## axi_gpio
module axi_gpio #(
    parameter int N_GPIOS = 32,
    parameter int AXI_ADDR_WIDTH = 12,
    parameter int AXI_DATA_WIDTH = 32
)(
   input aclk,
   input aresetn, 
   input  logic [N_GPIOS-1:0] gpio_in_raw ,
   output logic [N_GPIOS-1:0] gpio_out,
   output logic irq,  
   output logic arready,
   input logic [AXI_ADDR_WIDTH-1:0] araddr,
   input logic arvalid,
   output logic [AXI_DATA_WIDTH-1:0] rdata,
   output logic [1:0] rresp,
   output logic rvalid,
   input logic rready,
   input logic wvalid,
   output logic wready,
   input logic [AXI_DATA_WIDTH-1:0] wdata,
   input logic [AXI_DATA_WIDTH/8-1:0] wstrb,
   input logic bready,
   output logic bvalid,
   output logic [1:0] bresp,
   output logic awready,
   input logic [AXI_ADDR_WIDTH-1:0] awaddr,
   input logic awvalid
);
  localparam logic [31:0] VERSION = 32'h0001_0000;
  localparam int WORD_IDX_W = (AXI_ADDR_WIDTH >= 2) ? (AXI_ADDR_WIDTH-2) : 1;
  localparam logic [WORD_IDX_W-1:0] VERSION_WORD = 'h0B;  
  localparam logic [WORD_IDX_W-1:0] SCRATCH_WORD = 'h0C;  
  localparam logic [WORD_IDX_W-1:0] DIR_WORD       = 'h000;  
  localparam logic [WORD_IDX_W-1:0] OUT_WORD       = 'h001;  
  localparam logic [WORD_IDX_W-1:0] OUT_SET_WORD   = 'h002;  
  localparam logic [WORD_IDX_W-1:0] OUT_CLR_WORD   = 'h003;  
  localparam logic [WORD_IDX_W-1:0] IN_WORD        = 'h004;  
  localparam logic [WORD_IDX_W-1:0] IRQ_MASK_WORD  = 'h005;  
  localparam logic [WORD_IDX_W-1:0] IRQ_STATUS_WORD= 'h006;  
  localparam logic [WORD_IDX_W-1:0] IRQ_CLEAR_WORD = 'h007;  
  localparam logic [WORD_IDX_W-1:0] EDGE_EN_WORD   = 'h008;  
  localparam logic [WORD_IDX_W-1:0] EDGE_POL_WORD  = 'h009;  
  localparam logic [WORD_IDX_W-1:0] LVL_POL_WORD   = 'h00A;  
  ...
Settings: LEC_CHECK=0, CAP_MARGIN=15, CORE_MARGIN=2, CORE_UTILIZATION=72, CTS_CLUSTER_SIZE=21, PLACE_DENSITY=0.67, SETUP_SLACK_MARGIN=0.55, SLEW_MARGIN=20; clock period 2.12 ns.
run.sh (not shown) runs the stock make flow with config.mk's settings and CLKGATE_MAP_FILE=.
The first run never finished: it broke off in 5_1_grt with DPL-0038.
==> next run, changes <==
Settings changed: CAP_MARGIN 15 to 20, CORE_UTILIZATION 72 to 71, CTS_CLUSTER_SIZE 21 to 15, PLACE_DENSITY 0.67 to not set, SETUP_SLACK_MARGIN 0.55 to -0.18.
Clock period 2.12 ns to 2.21 ns, I/O delays scaled along.
Now the flow finished with setup timing left.
Die size is higher by 1.4%.
Synthesized cell count is unchanged.
Area after synthesis stays the same.
==> next run, changes <==
Settings changed: CTS_CLUSTER_SIZE 15 to 33, HOLD_SLACK_MARGIN set to -0.1, PLACE_DENSITY set to 0.37, SETUP_SLACK_MARGIN -0.18 to not set.
Clock period 2.21 ns to 2.25 ns, I/O delays scaled along.
After rerunning:
- Now the flow failed in 5_1_grt on GRT-0232
- synthesized cell count is unchanged
- synthesized area stays the same
- die area does not change
==> next run, changes <==
Settings changed: CORE_UTILIZATION 71 to 43, CTS_CLUSTER_SIZE 33 to not set, HOLD_SLACK_MARGIN -0.1 to not set, PLACE_DENSITY 0.37 to not set.
Clock period 2.25 ns to 3.82 ns, I/O delays scaled along.
Result: This time the run went through all stages and came out clean; synthesized area is unchanged; synthesized cell count is unchanged; die area increases by 64%.
==> next run, changes <==
Settings changed: CORE_UTILIZATION 43 to 57, SETUP_SLACK_MARGIN set to 1.0.
Clock period 3.82 ns to 3.75 ns, I/O delays scaled along.
Result: Power rises slightly; cell count falls by a few percent; clock power is about the same; count of clock-buffer cells in the layout rises by 10; sequential share of layout area rises by 0.53 points; non-clock buffer count falls by 18; routed wire length is about the same.
==> next run, changes <==
Settings changed: CAP_MARGIN 20 to 15, CORE_UTILIZATION 57 to 68, CTS_CLUSTER_SIZE set to 21, SETUP_SLACK_MARGIN 1.0 to -0.2.
Clock period 3.75 ns to 2.12 ns, I/O delays scaled along.
The new run reached the layout checks and failed them: setup timing.
Worst hold slack is better by 0.14 ns.
Routed wire length climbs by about a fifth.
Via count climbs by roughly a tenth.
Area after synthesis does not change.
Synthesized cell count does not change.
Global-route usage climbs by 8.6 points.
Non-clock buffer count climbs by 257.
Final area climbs by roughly a tenth.


Starting RTL as in the previous note.
==> flow/config.mk <==
export PLATFORM = sky130hd
export DESIGN_NAME = axi_gpio
export DESIGN_NICKNAME = axi_gpio
export VERILOG_FILES = /design/flow/design.v
export SDC_FILE = /design/flow/constraint.sdc
export NUM_CORES = 4
export LEC_CHECK = 0
export CAP_MARGIN = 25
export CELL_PAD_IN_SITES_DETAIL_PLACEMENT = 1
export CORE_MARGIN = 2
export CORE_UTILIZATION = 49
export CTS_CLUSTER_DIAMETER = 377
export GPL_ROUTABILITY_DRIVEN = 1
export GPL_TIMING_DRIVEN = 0
export MIN_ROUTING_LAYER = met2
export SETUP_SLACK_MARGIN = 0.45
export SLEW_MARGIN = 20
export TNS_END_PERCENT = 20
==> flow/constraint.sdc <==
create_clock -name core_clock -period 2.7 [get_ports {aclk}]
set_input_delay 0.5400 -clock core_clock [delete_from_list [all_inputs] [get_ports {aclk}]]
set_output_delay 0.5400 -clock core_clock [all_outputs]
set_load 0.01 [all_outputs]
The baseline completed and failed the layout checks on negative setup slack.
Rerun with:
==> flow/config.mk (replaced) <==
export PLATFORM = sky130hd
export DESIGN_NAME = axi_gpio
export DESIGN_NICKNAME = axi_gpio
export VERILOG_FILES = /design/flow/design.v
export SDC_FILE = /design/flow/constraint.sdc
export NUM_CORES = 4
export LEC_CHECK = 0
export CAP_MARGIN = 20
export CORE_MARGIN = 2
export CORE_UTILIZATION = 40
export SLEW_MARGIN = 20
==> flow/constraint.sdc (replaced) <==
create_clock -name core_clock -period 3.82 [get_ports {aclk}]
set_input_delay 0.7640 -clock core_clock [delete_from_list [all_inputs] [get_ports {aclk}]]
set_output_delay 0.7640 -clock core_clock [all_outputs]
set_load 0.01 [all_outputs]
=> The changed run went through all stages and came out clean; via count falls by a quarter to a third; routed wire length went down by a quarter to a third; first-iteration DRC count drops by well over a third; synthesized area is unchanged; global-route usage goes down by 32 points; design area goes down by roughly a tenth.
Rerun with:
--- a/flow/config.mk
+++ b/flow/config.mk
@@ -10 +10,2 @@
-export CORE_UTILIZATION = 40
+export CORE_UTILIZATION = 70
+export CTS_CLUSTER_SIZE = 24
==> flow/constraint.sdc (replaced) <==
create_clock -name core_clock -period 4.09 [get_ports {aclk}]
set_input_delay 0.8180 -clock core_clock [delete_from_list [all_inputs] [get_ports {aclk}]]
set_output_delay 0.8180 -clock core_clock [all_outputs]
set_load 0.01 [all_outputs]
Design area shrinks by 2.5%.
Wire length shrinks by 2.2%.
Global-route usage grows by 17 points.
Rerun with:
--- a/flow/config.mk
+++ b/flow/config.mk
@@ -10,2 +10,3 @@
-export CORE_UTILIZATION = 70
-export CTS_CLUSTER_SIZE = 24
+export CORE_UTILIZATION = 40
+export CTS_CLUSTER_DIAMETER = 230
+export SETUP_SLACK_MARGIN = 1.48
==> flow/constraint.sdc (replaced) <==
create_clock -name core_clock -period 5.0 [get_ports {aclk}]
set_input_delay 1.0000 -clock core_clock [delete_from_list [all_inputs] [get_ports {aclk}]]
set_output_delay 1.0000 -clock core_clock [all_outputs]
set_load 0.01 [all_outputs]
What happened: Synthesized area is unchanged. Clock-buffer cell count went up by 5. Sequential power shrinks by about a fifth. Wire length is higher slightly.
Rerun with:
--- a/flow/config.mk
+++ b/flow/config.mk
@@ -8,2 +8,4 @@
-export CAP_MARGIN = 20
-export CORE_MARGIN = 2
+export CAP_MARGIN = 40
+export CELL_PAD_IN_SITES_DETAIL_PLACEMENT = 1
+export CELL_PAD_IN_SITES_GLOBAL_PLACEMENT = 1
+export CORE_MARGIN = 7
@@ -11,3 +13,7 @@
-export CTS_CLUSTER_DIAMETER = 230
-export SETUP_SLACK_MARGIN = 1.48
-export SLEW_MARGIN = 20
+export CTS_CLUSTER_DIAMETER = 224
+export GPL_ROUTABILITY_DRIVEN = 0
+export GPL_TIMING_DRIVEN = 1
+export HOLD_SLACK_MARGIN = 0.14
+export MIN_ROUTING_LAYER = met2
+export SLEW_MARGIN = 0
+export TNS_END_PERCENT = 85
After rerunning:
- synthesized cell count does not change
- cell count increases by 0.92%
- maximum frequency came out lower by 19%
- first-iteration DRC count came out higher to 2.7 times its value
- non-clock buffer count went up by 42
- die area goes up by 6.4%
- cell area rises by 0.89%
- routed wire length increases by 21%
- global-route usage climbs by 14 points
- setup slack loses 0.78 ns
- hold slack stays flat


## lane 1
Starting RTL as in the previous note.
clock: 5.0 ns
lec_check: 0
abc_area: 1
cap_margin: 20
core_margin: 2
core_utilization: 40
cts_cluster_diameter: 230
max_routing_layer: met4
setup_slack_margin: 1.48
slew_margin: 10
#### Input delta (lane 2 over lane 1)
# lane 1
export LEC_CHECK = 0
export ABC_AREA = 1
export CAP_MARGIN = 20
export CORE_MARGIN = 2
export CORE_UTILIZATION = 40
export CTS_CLUSTER_DIAMETER = 230
export MAX_ROUTING_LAYER = met4
export SETUP_SLACK_MARGIN = 1.48
export SLEW_MARGIN = 10
create_clock -name core_clock -period 5.0 [get_ports {aclk}]
# lane 2
export LEC_CHECK = 0
export CAP_MARGIN = 20
export CORE_MARGIN = 2
export CORE_UTILIZATION = 71
export CTS_CLUSTER_SIZE = 33
export PLACE_DENSITY = 0.95
export SLEW_MARGIN = 20
create_clock -name core_clock -period 1.95 [get_ports {aclk}]
Findings:
Status: lane 2 FAILED at global routing (5_1_grt) (tool error). Diff lane 1 -> lane 2: number of placed instances with taps included went down; final weighted congestion in routability-driven placement increased by 0.15 relative to the old numbers; xor and xnor area share after synthesis shows an increase of 3.1 points. Re number of synthesized flops with an enable pin: no difference whatsoever between lane 2 and lane 1. Total cells reported by yosys after synthesis, lane 1 and lane 2: larger value in lane 1.
[inputs] lane 3 vs lane 2
# lane 2
export LEC_CHECK = 0
export CAP_MARGIN = 20
export CORE_MARGIN = 2
export CORE_UTILIZATION = 71
export CTS_CLUSTER_SIZE = 33
export PLACE_DENSITY = 0.95
export SLEW_MARGIN = 20
create_clock -name core_clock -period 1.95 [get_ports {aclk}]
# lane 3
export LEC_CHECK = 0
export CAP_MARGIN = 20
export CORE_MARGIN = 2
export CORE_UTILIZATION = 70
export CTS_CLUSTER_SIZE = 15
export SLEW_MARGIN = 20
create_clock -name core_clock -period 2.57 [get_ports {aclk}]
Findings:
Status lane 3: flow complete, layout not clean - setup timing. Compared with lane 2, in lane 3 cell count after placement down about 3%, post-synth area from yosys stat flat. As far as number of hold buffers added after CTS goes, lane 2 and lane 3 are indistinguishable; the numbers are identical. Summary of lane 3 over lane 2: post-CTS setup buffer count down 162, core area up 320 sq um, initial cell density of the core down 0.42 points.
[inputs] lane 4 vs lane 3
# lane 3
export LEC_CHECK = 0
export CAP_MARGIN = 20
export CORE_MARGIN = 2
export CORE_UTILIZATION = 70
export CTS_CLUSTER_SIZE = 15
export SLEW_MARGIN = 20
create_clock -name core_clock -period 2.57 [get_ports {aclk}]
# lane 4
export LEC_CHECK = 0
export CAP_MARGIN = 20
export CORE_MARGIN = 2
export CORE_UTILIZATION = 60
export SLEW_MARGIN = 20
create_clock -name core_clock -period 2.2 [get_ports {aclk}]
==> comparison <==
Complete run, failing final checks: lane 4, reason setup timing. Against lane 3, lane 4 comes in 75 ps lower on worst hold margin. Final antenna diode count: lane 4 vs lane 3 down 1. Number of placed instances with taps included (lower): lane 3. Lane 4 leaves less setup margin than lane 3. The total number of cells along the worst setup path number comes out lower for lane 4 vs lane 3. The sequential logic power number comes out higher for lane 4 vs lane 3.
Power is estimated from default activity; no workload was simulated.
